## v_tile
module v_tile #(
    parameter width = 16,  
    parameter num_inputs = 4,  
    parameter num_regs = 16,  
    parameter total_inputs = num_inputs + num_inputs  
) (
    input wire clk,
    input wire reset,
    input wire on_off,  
    input wire write_en1,  
    output wire write_rdy1,
    input wire [num_inputs*width-1:0] w_data_in1,  
    output wire write_ack1,
    input wire write_en2,  
    output wire write_rdy2,
    input wire [num_inputs*width-1:0] w_data_in2,  
    output wire write_ack2,
    input wire write_en3,  
    output wire write_rdy3,
    input wire [width-1:0] w_data_in3,
    output wire write_ack3,
    output wire [num_inputs*width-1:0] adder_outputs,  
    output wire [3:0] dest_info,
    output wire adder_ack
);
make LEC_CHECK=0 ABC_AREA=1 CAP_MARGIN=20 CORE_ASPECT_RATIO=1.43 CORE_MARGIN=2 CORE_UTILIZATION=72 CTS_CLUSTER_DIAMETER=326 CTS_CLUSTER_SIZE=10 SETUP_SLACK_MARGIN=0.57 SLEW_MARGIN=40 finish   # period 1.88 ns
run.sh (not shown) runs the stock make flow with config.mk's settings and CLKGATE_MAP_FILE=.
The first run ended with an error in detailed placement on DPL-0038.
Change:
- ABC_AREA: 1 -> default
- CORE_ASPECT_RATIO: 1.43 -> default
- CORE_UTILIZATION: 72 -> 64
- CTS_CLUSTER_DIAMETER: 326 -> default
- CTS_CLUSTER_SIZE: 10 -> default
- SETUP_SLACK_MARGIN: 0.57 -> default
- SLEW_MARGIN: 40 -> 20
- clock period: 1.88 -> 6.63 ns (I/O delays scaled with it)
With this change the flow produced a clean layout. Die area went up by 8.5%. Area after synthesis went down by 3.2%. Synthesized cell count went down by 19%.
Change:
- CORE_UTILIZATION: 64 -> 60
- TNS_END_PERCENT: default -> 55
- clock period: 6.63 -> 3.63 ns (I/O delays scaled with it)
After rerunning: This time the run finished with setup timing left; non-clock buffer count came out higher by 229; sequential power came out higher by about 80%; utilization came out higher by 7.9 points; register-to-register slack got worse by 2.7 ns; clock power came out higher by 72%; count of clock-buffer cells in the layout came out lower by 2; setup slack got worse by 1.4 ns; power came out higher by 80%; via count came out higher by about 18%; wire length came out higher by about 35%; sequential share of layout area came out lower by 4.0 points.
Change:
- CORE_UTILIZATION: 60 -> 40
- TNS_END_PERCENT: 55 -> default
- clock period: 3.63 -> 4.5 ns (I/O delays scaled with it)
The changed run ran to the end with no violations; sequential power fell by 19%; cell count grows by 2.5%; critical path depth stays the same; total power goes down by 12%; die area is higher by about 50%.

v_tile again, from the RTL that the note above started with.
clock: 2.46 ns
lec_check: 0
abc_area: 1
cap_margin: 20
core_aspect_ratio: 0.88
core_margin: 2
core_utilization: 72
cts_cluster_diameter: 238
cts_cluster_size: 32
max_routing_layer: met4
place_density_lb_addon: 0.06
setup_slack_margin: 0.71
slew_margin: 20
The first run did not get past 4_1_cts.
Edit:
==> flow/config.mk (replaced) <==
export PLATFORM = sky130hd
export DESIGN_NAME = v_tile
export DESIGN_NICKNAME = v_tile
export VERILOG_FILES = /design/flow/design.v
export SDC_FILE = /design/flow/constraint.sdc
export NUM_CORES = 4
export LEC_CHECK = 0
export CAP_MARGIN = 20
export CORE_MARGIN = 2
export CORE_UTILIZATION = 65
export CTS_CLUSTER_DIAMETER = 117
export MAX_ROUTING_LAYER = met4
export SETUP_SLACK_MARGIN = 0.44
export SLEW_MARGIN = 20
==> flow/constraint.sdc (replaced) <==
create_clock -name core_clock -period 4.5 [get_ports {clk}]
set_input_delay 0.9000 -clock core_clock [delete_from_list [all_inputs] [get_ports {clk}]]
set_output_delay 0.9000 -clock core_clock [all_outputs]
set_load 0.01 [all_outputs]
What happened:
- The changed run passed the timing, design-rule and antenna checks
- die area rose by about 7%
- area after synthesis fell by 3.2%
- synthesized cell count fell by about 20%
Edit:
--- a/flow/config.mk
+++ b/flow/config.mk
@@ -7,0 +8 @@
+export ABC_AREA = 1
@@ -9,5 +10,4 @@
-export CORE_MARGIN = 2
-export CORE_UTILIZATION = 65
-export CTS_CLUSTER_DIAMETER = 117
-export MAX_ROUTING_LAYER = met4
-export SETUP_SLACK_MARGIN = 0.44
+export CORE_MARGIN = 5
+export CORE_UTILIZATION = 40
+export GPL_ROUTABILITY_DRIVEN = 0
+export MIN_ROUTING_LAYER = met2
Outcome: The changed run passed the timing, design-rule and antenna checks; synthesized area goes up by 3.3%; via count rose by 35%; clock-buffer cell count goes up by 1; sequential power stays flat; design area came out lower by 3.4%; die size increases by 77%; global-route usage drops by 11 points; wire length decreases by 10%; combinational power goes up by 9.3%; setup slack improves by 0.20 ns.
Edit:
--- a/flow/config.mk
+++ b/flow/config.mk
@@ -8 +7,0 @@
-export ABC_AREA = 1
@@ -10,4 +9,2 @@
-export CORE_MARGIN = 5
-export CORE_UTILIZATION = 40
-export GPL_ROUTABILITY_DRIVEN = 0
-export MIN_ROUTING_LAYER = met2
+export CORE_MARGIN = 2
+export CORE_UTILIZATION = 53
@@ -14,0 +12 @@
+export TNS_END_PERCENT = 55
==> flow/constraint.sdc (replaced) <==
create_clock -name core_clock -period 2.44 [get_ports {clk}]
set_input_delay 0.4880 -clock core_clock [delete_from_list [all_inputs] [get_ports {clk}]]
set_output_delay 0.4880 -clock core_clock [all_outputs]
set_load 0.01 [all_outputs]
Result:
- The changed run finished but failed the layout checks on negative setup slack
- setup slack loses 1.6 ns
- final cell count fell by 7.7%
- clock skew rose by 0.021 ns
- hold slack loses 0.14 ns
- flip-flop count stays the same
- area after synthesis fell by 3.2%
- clock power rose by 78%
- via count fell by 24%
Edit:
--- a/flow/config.mk
+++ b/flow/config.mk
@@ -10 +10,3 @@
-export CORE_UTILIZATION = 53
+export CORE_UTILIZATION = 66
+export HOLD_SLACK_MARGIN = -0.1
+export MAX_ROUTING_LAYER = met4
==> flow/constraint.sdc (replaced) <==
create_clock -name core_clock -period 3.63 [get_ports {clk}]
set_input_delay 0.7260 -clock core_clock [delete_from_list [all_inputs] [get_ports {clk}]]
set_output_delay 0.7260 -clock core_clock [all_outputs]
set_load 0.01 [all_outputs]
Outcome: Now the flow aborted during 5_1_grt. Die area fell by 19%. Synthesized area is unchanged. Synthesized cell count stays the same.

## run A
v_tile again, from the RTL that the note above started with.
==> flow/config.mk <==
export PLATFORM = sky130hd
export DESIGN_NAME = v_tile
export DESIGN_NICKNAME = v_tile
export VERILOG_FILES = /design/flow/design.v
export SDC_FILE = /design/flow/constraint.sdc
export NUM_CORES = 4
export LEC_CHECK = 0
export CAP_MARGIN = 20
export CELL_PAD_IN_SITES_DETAIL_PLACEMENT = 0
export CORE_MARGIN = 2
export CORE_UTILIZATION = 70
export CTS_CLUSTER_DIAMETER = 29
export CTS_CLUSTER_SIZE = 48
export MAX_ROUTING_LAYER = met5
export PLACE_DENSITY_LB_ADDON = 0.25
export SETUP_SLACK_MARGIN = 1.31
export SLEW_MARGIN = 40
export TNS_END_PERCENT = 45
==> flow/constraint.sdc <==
create_clock -name core_clock -period 4.74 [get_ports {clk}]
set_input_delay 0.9480 -clock core_clock [delete_from_list [all_inputs] [get_ports {clk}]]
set_output_delay 0.9480 -clock core_clock [all_outputs]
set_load 0.01 [all_outputs]
As the logs show, run A stopped at clock tree synthesis after a tool error, so it never reached the end of the flow.
Setup changes, run A to run B
Settings: CTS_CLUSTER_SIZE: 48 -> unset; TNS_END_PERCENT: 45 -> unset; CORE_UTILIZATION: 70 -> 58; SETUP_SLACK_MARGIN: 1.31 -> -0.22; MAX_ROUTING_LAYER: met5 -> unset; CTS_CLUSTER_DIAMETER: 29 -> unset; CELL_PAD_IN_SITES_DETAIL_PLACEMENT: 0 -> unset; PLACE_DENSITY_LB_ADDON: 0.25 -> unset; SLEW_MARGIN: 40 -> 20; the clock period (ns, I/O delays scaled along): 4.74 -> 2.97.
## What came out
Although run B finished all stages, its layout failed final checks on setup timing. Cell row count in run B is 4 higher than in run A. Compared with run A, run B shows a higher die extent in x. Diff run A -> run B: AND-OR/OR-AND share of the synthesized area was more or less identical; die size went up by about 20%; xor and xnor fraction of the mapped netlist area was more or less identical. Run A -> run B: number of register bits inferred by synthesis delta 0, exact match.
### run B -> run C
Settings: SETUP_SLACK_MARGIN removed (was -0.22); CTS_CLUSTER_SIZE newly set to 95; CORE_UTILIZATION changed from 58 to 72; ABC_AREA newly set to 1; TNS_END_PERCENT newly set to 10; CTS_CLUSTER_DIAMETER newly set to 376; the clock period (ns, I/O delays scaled along) changed from 2.97 to 2.71.
[summary]
What ended run C was a tool error in clock tree synthesis; the run never finished.
Side by side, multiplexer share of the synthesized area turned out lower in run C than in run B.
Diff run B -> run C: post-synthesis chip area from yosys went up; gate count after technology mapping has increased; portion of the post-synthesis area used by sequential elements decreased by 1.2 points relative to the old numbers; width of the die down 8.5%.
## Diff of input files: run D against run C
Settings: clearing CTS_CLUSTER_DIAMETER, which used to be 376; swapping 72 for 59 in CORE_UTILIZATION; swapping 2.71 for 2.44 in the clock period (ns, I/O delays scaled along).
[summary]
Die footprint ended up 3800 um^2 higher on run D than on run C.
Relative to run C, pre-CTS setup slack has gone down in run D.
In the metrics for run C and run D, the one carrying the lower die outline width is run C.
Vertical extent of the die: higher on run D
Run D had finished all stages when the layout checks came back failing, citing setup timing.
When run D is set beside run C, its placed standard-cell area turns out to be 1.4% larger.
| number of placed instances, taps included | run D vs run C | 67 higher |
Run C -> run D: synthesized cell count delta 0, exact match
[inputs] run E vs run D
Settings: ABC_AREA removed (was 1); CORE_UTILIZATION changed from 59 to 30; CTS_CLUSTER_SIZE changed from 95 to 94; MIN_ROUTING_LAYER newly set to met2; TNS_END_PERCENT removed (was 10); the clock period (ns, I/O delays scaled along) changed from 2.44 to 4.5.
## What came out
Run E closes out successfully: all stages finished, all timing, DRC and antenna checks passed. Measured against run E, the leakage component of the power of run D comes out at 1.16 times the reference value. Re share of synthesized cell area in full adder, half adder and majority cells: run E is 0.26 points up on run D. Changes observed in run E relative to run D: routed metal-1 wirelength down about 100%, hold slack rose by 210 ps. Taking run E over run D, the multi-input combinational cell count ratio works out to 0.927. The worst hold path class comes out in -> reg in one run and reg -> reg in the other, namely in run D and run E respectively.
Power figures rest on the tool's default switching activity, not on a simulated workload.
